run 1:
Design user_proj_mul32, start of the top module:
module user_proj_mul32 
(
    input wb_clk_i,
    input wb_rst_i,
    input wbs_stb_i,
    input wbs_cyc_i,
    input wbs_we_i,
    input [3:0] wbs_sel_i,
    input [31:0] wbs_dat_i,
    input [31:0] wbs_adr_i,
    output reg wbs_ack_o,
    output reg [31:0] wbs_dat_o,
    output [2:0] irq
);
make LEC_CHECK=0 CAP_MARGIN=40 CORE_MARGIN=2 CORE_UTILIZATION=22 CTS_CLUSTER_DIAMETER=358 GPL_TIMING_DRIVEN=0 MIN_ROUTING_LAYER=met2 PLACE_DENSITY=0.59 SLEW_MARGIN=35 finish   # period 10.0 ns
run.sh (not shown) runs the stock make flow with config.mk's settings and CLKGATE_MAP_FILE=.
Run 1: all stages complete, timing, DRC and antenna checks passed
Inputs modified between run 1 and run 2:
Settings: changing the clock period (ns, I/O delays scaled along) from 10.0 to 2.98.
[summary]
- Max share of the core filled with cells across run 2 and run 1: run 2
- Clock network power deteriorates in run 2 relative to run 1.
- In the reports for run 2 and run 1, the smaller count of non-CTS buffers in the layout belongs to run 1.
- On run 2: wire length of the first global-routing pass is about 0.8% lower than what run 1 gave.
- Changes observed in run 2 relative to run 1: chip area in the Yosys report shows no meaningful change; routed wire length shows a reduction of about 0.3%; number of fill cells in the layout shows a reduction of 21; antenna diode count shows an increase of 7; cell-internal power shows an increase of 290%.
diff inputs: run 2 => run 3
Settings: CORE_UTILIZATION now 68, was 22; ABC_AREA now 1, previously not set; CTS_CLUSTER_DIAMETER no longer set, was 358; MIN_ROUTING_LAYER no longer set, was met2; PLACE_DENSITY no longer set, was 0.59; SLEW_MARGIN now 20, was 35; GPL_TIMING_DRIVEN no longer set, was 0; CAP_MARGIN now 20, was 40; the clock period (ns, I/O delays scaled along) now 2.5, was 2.98.
## What came out
Compared with run 2, run 3 shows critical path depth lower by 4. Going from run 2 to run 3, total power after layout now sits higher; post-route core utilization has increased; worst relative slew slack went up by 17 points. Delta (run 3 minus run 2): area share of and-or/or-and cells after synthesis grew by 8.6 points; via count now smaller.
> inputs changed (run 3 -> run 4)
Settings: setting CTS_CLUSTER_SIZE to 15 for the first time; setting SETUP_SLACK_MARGIN to 0.74 for the first time; setting PLACE_DENSITY_LB_ADDON to 0.02 for the first time; removing ABC_AREA (formerly 1); changing CORE_UTILIZATION from 68 to 72; setting CTS_CLUSTER_DIAMETER to 35 for the first time; setting CELL_PAD_IN_SITES_GLOBAL_PLACEMENT to 0 for the first time.
[summary]
Changes observed in run 4 relative to run 3: clock-buffer cell count picked up an extra 5, worst-margin pin slew picked up an extra 160 ps, final-layout non-clock buffer area share picked up an extra 3.4 points, die area lost 7.8%.
Input changes introduced in run 5 (baseline for comparison: run 4):
Settings: putting ABC_AREA at 1 where nothing was set; clearing CTS_CLUSTER_SIZE, which used to be 15; swapping 0.74 for 0.47 in SETUP_SLACK_MARGIN; clearing PLACE_DENSITY_LB_ADDON, which used to be 0.02; clearing CELL_PAD_IN_SITES_GLOBAL_PLACEMENT, which used to be 0; putting PLACE_DENSITY at 0.41 where nothing was set; clearing CTS_CLUSTER_DIAMETER, which used to be 35.
--- outcome ---
- Looking at antenna cell count, run 5 sits 7 lower than run 4 does.
- In run 5, post-cts sizing count is lower than in run 4.
- Fraction of the mapped netlist area in compound gates: run 5 higher than run 4
- Summary of run 5 over run 4: combinational power went down by 9.5%; peak per-stage delay on the critical path dropped 20 ps.
- | synthesis area per yosys | run 5 vs run 4 | about 2.7% higher |
- Run 5 vs run 4, part of the cycle the worst path needs went down by 4.2 points.
- Diff run 4 -> run 5 | area inside the core boundary | increase of 170 sq um
- In the flow results for run 5 and run 4, the full die area is larger on run 5.
- Comparing run 5 and run 4, the higher number of ordinary and repair buffers in the finished layout is on run 4.

---

Starting RTL as in the previous note.
==> flow/config.mk <==
export PLATFORM = sky130hd
export DESIGN_NAME = user_proj_mul32
export DESIGN_NICKNAME = user_proj_mul32
export VERILOG_FILES = /design/flow/design.v
export SDC_FILE = /design/flow/constraint.sdc
export NUM_CORES = 4
export LEC_CHECK = 0
export CAP_MARGIN = 20
export CELL_PAD_IN_SITES_GLOBAL_PLACEMENT = 0
export CORE_MARGIN = 2
export CORE_UTILIZATION = 72
export CTS_CLUSTER_DIAMETER = 28
export CTS_CLUSTER_SIZE = 61
export PLACE_DENSITY_LB_ADDON = 0.01
export SETUP_SLACK_MARGIN = 0.72
export SLEW_MARGIN = 20
==> flow/constraint.sdc <==
create_clock -name core_clock -period 2.5 [get_ports {wb_clk_i}]
set_input_delay 0.5000 -clock core_clock [delete_from_list [all_inputs] [get_ports {wb_clk_i}]]
set_output_delay 0.5000 -clock core_clock [all_outputs]
set_load 0.01 [all_outputs]
The starting point died in clock tree synthesis (4_1_cts).
Edit:
Settings changed: CELL_PAD_IN_SITES_GLOBAL_PLACEMENT 0 to not set, CORE_UTILIZATION 72 to 40, CTS_CLUSTER_DIAMETER 28 to not set, CTS_CLUSTER_SIZE 61 to not set, PLACE_DENSITY_LB_ADDON 0.01 to not set, SETUP_SLACK_MARGIN 0.72 to not set.
Clock period 2.5 ns to 4.5 ns, I/O delays scaled along.
Outcome: The new run finished clean. Synthesized area stays the same. Die area rises by 77%. Synthesized cell count stays the same.
Edit:
Settings changed: CORE_UTILIZATION 40 to 70, CTS_CLUSTER_DIAMETER set to 59.
Clock period 4.5 ns to 7.39 ns, I/O delays scaled along.
The changed run completed without violations.
Utilization is higher by 34 points.
Combinational power is lower by 41%.
Clock skew is about the same.
Final cell count is lower by 13%.
Global-route usage is higher by 12 points.
Synthesized cell count does not change.
Routed wire length is higher by 1.6%.
Area after synthesis does not change.
Hold slack gains 0.014 ns.
Setup slack gains 1.8 ns.
Edit:
Settings changed: ABC_AREA set to 1, CORE_UTILIZATION 70 to 72, CTS_CLUSTER_DIAMETER 59 to not set, CTS_CLUSTER_SIZE set to 10, HOLD_SLACK_MARGIN set to 0.26.
Clock period 7.39 ns to 5.89 ns, I/O delays scaled along.
=>
- non-clock buffer count decreases by 1
- power came out higher by a quarter to a third
- utilization increases by 1.3 points
- routed wire length climbs by a quarter to a third
Edit:
Settings changed: CAP_MARGIN 20 to 30, CORE_ASPECT_RATIO set to 1.31, HOLD_SLACK_MARGIN 0.26 to not set, PLACE_DENSITY set to 0.41, SETUP_SLACK_MARGIN set to 0.74.
Clock period 5.89 ns to 2.5 ns, I/O delays scaled along.
Effect: Via count rises by 1.1%; area after synthesis is unchanged; synthesized cell count is unchanged; cell area rises by 1.2%; non-clock buffer count rises by 26; worst hold slack got worse by 0.13 ns; wire length barely changes; clock skew stays flat; global-route usage rises by 0.57 points; power rises by 140%; final cell count rises by 1.9%.
Edit:
Settings changed: CORE_ASPECT_RATIO 1.31 to 1.32, CTS_CLUSTER_DIAMETER set to 353, HOLD_SLACK_MARGIN set to 0.29, PLACE_DENSITY 0.41 to not set, PLACE_DENSITY_LB_ADDON set to 0.2, SETUP_SLACK_MARGIN 0.74 to 0.73.
What happened: Final area goes up by 0.56%. Clock power stays flat. Area after synthesis stays the same.

---

Starting RTL as in the previous note.
## user_proj_mul32
module user_proj_mul32 
(
    input wb_clk_i,
    input wb_rst_i,
    input wbs_stb_i,
    input wbs_cyc_i,
    input wbs_we_i,
    input [3:0] wbs_sel_i,
    input [31:0] wbs_dat_i,
    input [31:0] wbs_adr_i,
    output reg wbs_ack_o,
    output reg [31:0] wbs_dat_o,
    output [2:0] irq
);
make LEC_CHECK=0 ABC_AREA=1 CAP_MARGIN=35 CELL_PAD_IN_SITES_DETAIL_PLACEMENT=2 CELL_PAD_IN_SITES_GLOBAL_PLACEMENT=1 CORE_MARGIN=2 CORE_UTILIZATION=26 CTS_CLUSTER_DIAMETER=35 GPL_ROUTABILITY_DRIVEN=0 GPL_TIMING_DRIVEN=1 MIN_ROUTING_LAYER=met2 PLACE_DENSITY=0.45 SLEW_MARGIN=20 TNS_END_PERCENT=35 finish   # period 5.66 ns
Next try:
Settings changed: CAP_MARGIN 35 to 20, CELL_PAD_IN_SITES_DETAIL_PLACEMENT 2 to default, CELL_PAD_IN_SITES_GLOBAL_PLACEMENT 1 to default, CORE_UTILIZATION 26 to 69, CTS_CLUSTER_DIAMETER 35 to default, GPL_ROUTABILITY_DRIVEN 0 to default, GPL_TIMING_DRIVEN 1 to default, MIN_ROUTING_LAYER met2 to default, PLACE_DENSITY 0.45 to default, TNS_END_PERCENT 35 to default.
Clock period 5.66 ns to 5.89 ns, I/O delays scaled along.
Effect:
- The changed run produced a clean layout
- register-to-register slack is better by 0.24 ns
- sequential power decreases by a few percent
- clock skew decreases by 0.015 ns
- power went down by well over a third
- design area falls by roughly a tenth
Next try:
Settings changed: ABC_AREA 1 to default, CORE_UTILIZATION 69 to 22, CTS_CLUSTER_DIAMETER from default to 358, MIN_ROUTING_LAYER from default to met2, PLACE_DENSITY from default to 0.39.
Clock period 5.89 ns to 10.0 ns, I/O delays scaled along.
The changed run finished clean.
Final area came out higher by 3.3%.
Area after synthesis came out lower by 2.6%.
Worst hold slack is better by 0.039 ns.
Clock skew barely changes.
Utilization came out lower by 54 points.
Routed wire length came out lower by 2.2%.
Non-clock buffer count came out higher by 2.
Global-route usage came out lower by 16 points.
Final cell count came out higher by about 1%.
Sequential power came out lower by about 40%.
Via count came out lower by about 4%.
Next try:
Settings changed: CORE_UTILIZATION 22 to 40, CTS_CLUSTER_DIAMETER 358 to default, MAX_ROUTING_LAYER from default to met4, MIN_ROUTING_LAYER met2 to default, PLACE_DENSITY 0.39 to default, PLACE_DENSITY_LB_ADDON from default to 0.17.
Utilization came out higher by 21 points.
Register-to-register slack gains 0.21 ns.
Power is lower by 3.5%.
Die size went down by 44%.
Final area drops by 3.1%.
Worst hold slack loses 0.014 ns.
Wire length falls by 19%.
Next try:
Settings changed: CORE_UTILIZATION 40 to 25, MAX_ROUTING_LAYER met4 to default, PLACE_DENSITY_LB_ADDON 0.17 to default.
Clock period 10.0 ns to 4.5 ns, I/O delays scaled along.
The changed run went through all stages and came out clean.
Total power increases by about 130%.
Die area increases by about 60%.
Final area increases by about 3%.
Sequential share of layout area decreases by 1.3 points.
Wire length increases by 8.7%.
Global-route usage decreases by 5.1 points.
Cell count increases by 17%.
Count of clock-buffer cells in the layout decreases by 3.
Synthesized area stays the same.
Sequential cell count is unchanged.
Power and IR drop assume default switching activity.
